epsilon:
Design ftdi_bridge, start of the top module:
module ftdi_bridge
#(
     parameter MODE             = "SYNC"
    ,parameter CLK_DIV          = 2
    ,parameter GP_OUTPUTS       = 32
    ,parameter GP_INPUTS        = 32
    ,parameter GPIO_ADDRESS     = 32'hf0000000
    ,parameter GP_IN_EVENT_MASK = 0
    ,parameter AXI_ID           = 0
)
(
     input           clk_i
    ,input           rst_i
    ,input           ftdi_rxf_i
    ,input           ftdi_txe_i
    ,input  [  7:0]  ftdi_data_in_i
    ,input           mem_awready_i
    ,input           mem_wready_i
    ,input           mem_bvalid_i
    ,input  [  1:0]  mem_bresp_i
    ,input  [  3:0]  mem_bid_i
    ,input           mem_arready_i
    ,input           mem_rvalid_i
    ,input  [ 31:0]  mem_rdata_i
    ,input  [  1:0]  mem_rresp_i
    ,input  [  3:0]  mem_rid_i
    ,input           mem_rlast_i
    ,input  [ 31:0]  gp_inputs_i
    ,output          ftdi_siwua_o
    ,output          ftdi_wrn_o
    ,output          ftdi_rdn_o
    ,output          ftdi_oen_o
    ,output [  7:0]  ftdi_data_out_o
    ,output          mem_awvalid_o
    ,output [ 31:0]  mem_awaddr_o
    ,output [  3:0]  mem_awid_o
    ,output [  7:0]  mem_awlen_o
    ,output [  1:0]  mem_awburst_o
    ,output          mem_wvalid_o
    ,output [ 31:0]  mem_wdata_o
    ,output [  3:0]  mem_wstrb_o
    ,output          mem_wlast_o
    ,output          mem_bready_o
    ,output          mem_arvalid_o
    ,output [ 31:0]  mem_araddr_o
    ,output [  3:0]  mem_arid_o
    ,output [  7:0]  mem_arlen_o
    ,output [  1:0]  mem_arburst_o
    ,output          mem_rready_o
    ,output [ 31:0]  gp_outputs_o
);
For scale: ~3,700 cells after synthesis, ~1,200 flip-flops, roughly 270 I/O pins, ~0.051 mm² of cells after synthesis.
make LEC_CHECK=0 CAP_MARGIN=20 CORE_MARGIN=2 CORE_UTILIZATION=63 SLEW_MARGIN=20 finish   # period 5.05 ns
run.sh (not shown) runs the stock make flow with config.mk's settings and CLKGATE_MAP_FILE=.
For alpha, these inputs were changed with respect to epsilon:
- swapping 63 for 72 in CORE_UTILIZATION
- putting SETUP_SLACK_MARGIN at 2.08 where nothing was set
- putting PLACE_DENSITY at 0.35 where nothing was set
- swapping 5.05 for 7.25 in the clock period (ns, I/O delays scaled along)
## What came out
Route | alpha vs epsilon | wire shorter in alpha. alpha has more setup slack than epsilon. Between epsilon and alpha, the flow reports cell count decreasing by a few percent. As far as area used by sequential logic in the layout is concerned, alpha and epsilon perform about the same. epsilon → alpha: clock buffer count rose 4.1%, total power now smaller, sequential share of power higher, final-stage net count decreased by 80 relative to the old numbers.

Starting RTL as in the previous note.
// ftdi_bridge
module ftdi_bridge
#(
     parameter MODE             = "SYNC"
    ,parameter CLK_DIV          = 2
    ,parameter GP_OUTPUTS       = 32
    ,parameter GP_INPUTS        = 32
    ,parameter GPIO_ADDRESS     = 32'hf0000000
    ,parameter GP_IN_EVENT_MASK = 0
    ,parameter AXI_ID           = 0
)
(
     input           clk_i
    ,input           rst_i
    ,input           ftdi_rxf_i
    ,input           ftdi_txe_i
    ,input  [  7:0]  ftdi_data_in_i
    ,input           mem_awready_i
    ,input           mem_wready_i
    ,input           mem_bvalid_i
    ,input  [  1:0]  mem_bresp_i
    ,input  [  3:0]  mem_bid_i
    ,input           mem_arready_i
    ,input           mem_rvalid_i
    ,input  [ 31:0]  mem_rdata_i
    ,input  [  1:0]  mem_rresp_i
    ,input  [  3:0]  mem_rid_i
    ,input           mem_rlast_i
    ,input  [ 31:0]  gp_inputs_i
    ,output          ftdi_siwua_o
    ,output          ftdi_wrn_o
    ,output          ftdi_rdn_o
    ,output          ftdi_oen_o
    ,output [  7:0]  ftdi_data_out_o
    ,output          mem_awvalid_o
    ,output [ 31:0]  mem_awaddr_o
    ,output [  3:0]  mem_awid_o
    ,output [  7:0]  mem_awlen_o
    ,output [  1:0]  mem_awburst_o
    ,output          mem_wvalid_o
    ,output [ 31:0]  mem_wdata_o
    ,output [  3:0]  mem_wstrb_o
    ,output          mem_wlast_o
    ,output          mem_bready_o
    ,output          mem_arvalid_o
    ,output [ 31:0]  mem_araddr_o
    ,output [  3:0]  mem_arid_o
    ,output [  7:0]  mem_arlen_o
    ,output [  1:0]  mem_arburst_o
    ,output          mem_rready_o
    ,output [ 31:0]  gp_outputs_o
);
make LEC_CHECK=0 CAP_MARGIN=5 CELL_PAD_IN_SITES_DETAIL_PLACEMENT=0 CELL_PAD_IN_SITES_GLOBAL_PLACEMENT=0 CORE_MARGIN=2 CORE_UTILIZATION=72 CTS_CLUSTER_DIAMETER=96 CTS_CLUSTER_SIZE=95 MAX_ROUTING_LAYER=met5 PLACE_DENSITY_LB_ADDON=0.05 SETUP_SLACK_MARGIN=0.51 SLEW_MARGIN=20 finish   # period 1.71 ns
The first run did not get past 5_1_grt (GRT-0232).
Then changed:
CELL_PAD_IN_SITES_GLOBAL_PLACEMENT = 1   (was 0)
CORE_UTILIZATION = 64   (was 72)
CTS_CLUSTER_DIAMETER = default   (was 96)
PLACE_DENSITY_LB_ADDON = default   (was 0.05)
SETUP_SLACK_MARGIN = 0.88   (was 0.51)
clock period = 3.02 ns   (was 1.71 ns; I/O delays follow)
=> Now the flow ran to the end with violations: setup timing; synthesized cell count does not change; die area goes up by 12%; area after synthesis is unchanged.
Then changed:
CAP_MARGIN = 20   (was 5)
CELL_PAD_IN_SITES_DETAIL_PLACEMENT = default   (was 0)
CELL_PAD_IN_SITES_GLOBAL_PLACEMENT = default   (was 1)
CORE_UTILIZATION = 40   (was 64)
CTS_CLUSTER_SIZE = default   (was 95)
MAX_ROUTING_LAYER = default   (was met5)
SETUP_SLACK_MARGIN = default   (was 0.88)
clock period = 10.0 ns   (was 3.02 ns; I/O delays follow)
With this change the flow passed the timing, design-rule and antenna checks.
Power goes down by 76%.
Wire length goes down by 16%.
Combinational power goes down by 84%.
Final area goes down by 14%.
Fmax goes down by 28%.
Synthesized cell count stays the same.
Area after synthesis does not change.
Hold slack gains 0.15 ns.
Cell count goes down by 1.8%.
Clock skew goes down by 0.013 ns.
Then changed:
CORE_UTILIZATION = 71   (was 40)
clock period = 5.43 ns   (was 10.0 ns; I/O delays follow)
What happened: The new run ran to the end with no violations; worst setup slack degrades by 4.2 ns; area after synthesis stays the same; utilization grows by 35 points; clock skew shrinks by 0.0066 ns; die size came out lower by 43%; sequential power climbs by 86%; cell area drops by 1.5%; final cell count fell by 12%.
Then changed:
CORE_ASPECT_RATIO = 1.71   (was default)
CORE_UTILIZATION = 40   (was 71)
SETUP_SLACK_MARGIN = -0.88   (was default)
clock period = 10.0 ns   (was 5.43 ns; I/O delays follow)
- worst setup slack improved by 3.8 ns
- clock skew rises by 0.0051 ns
- cell count rises by 13%
- maximum frequency falls by 14%
- sequential share of layout area falls by 0.92 points
- design area rises by 1.5%
- total power falls by 45%
No activity file was given, so power comes from the tool's default toggle rates.
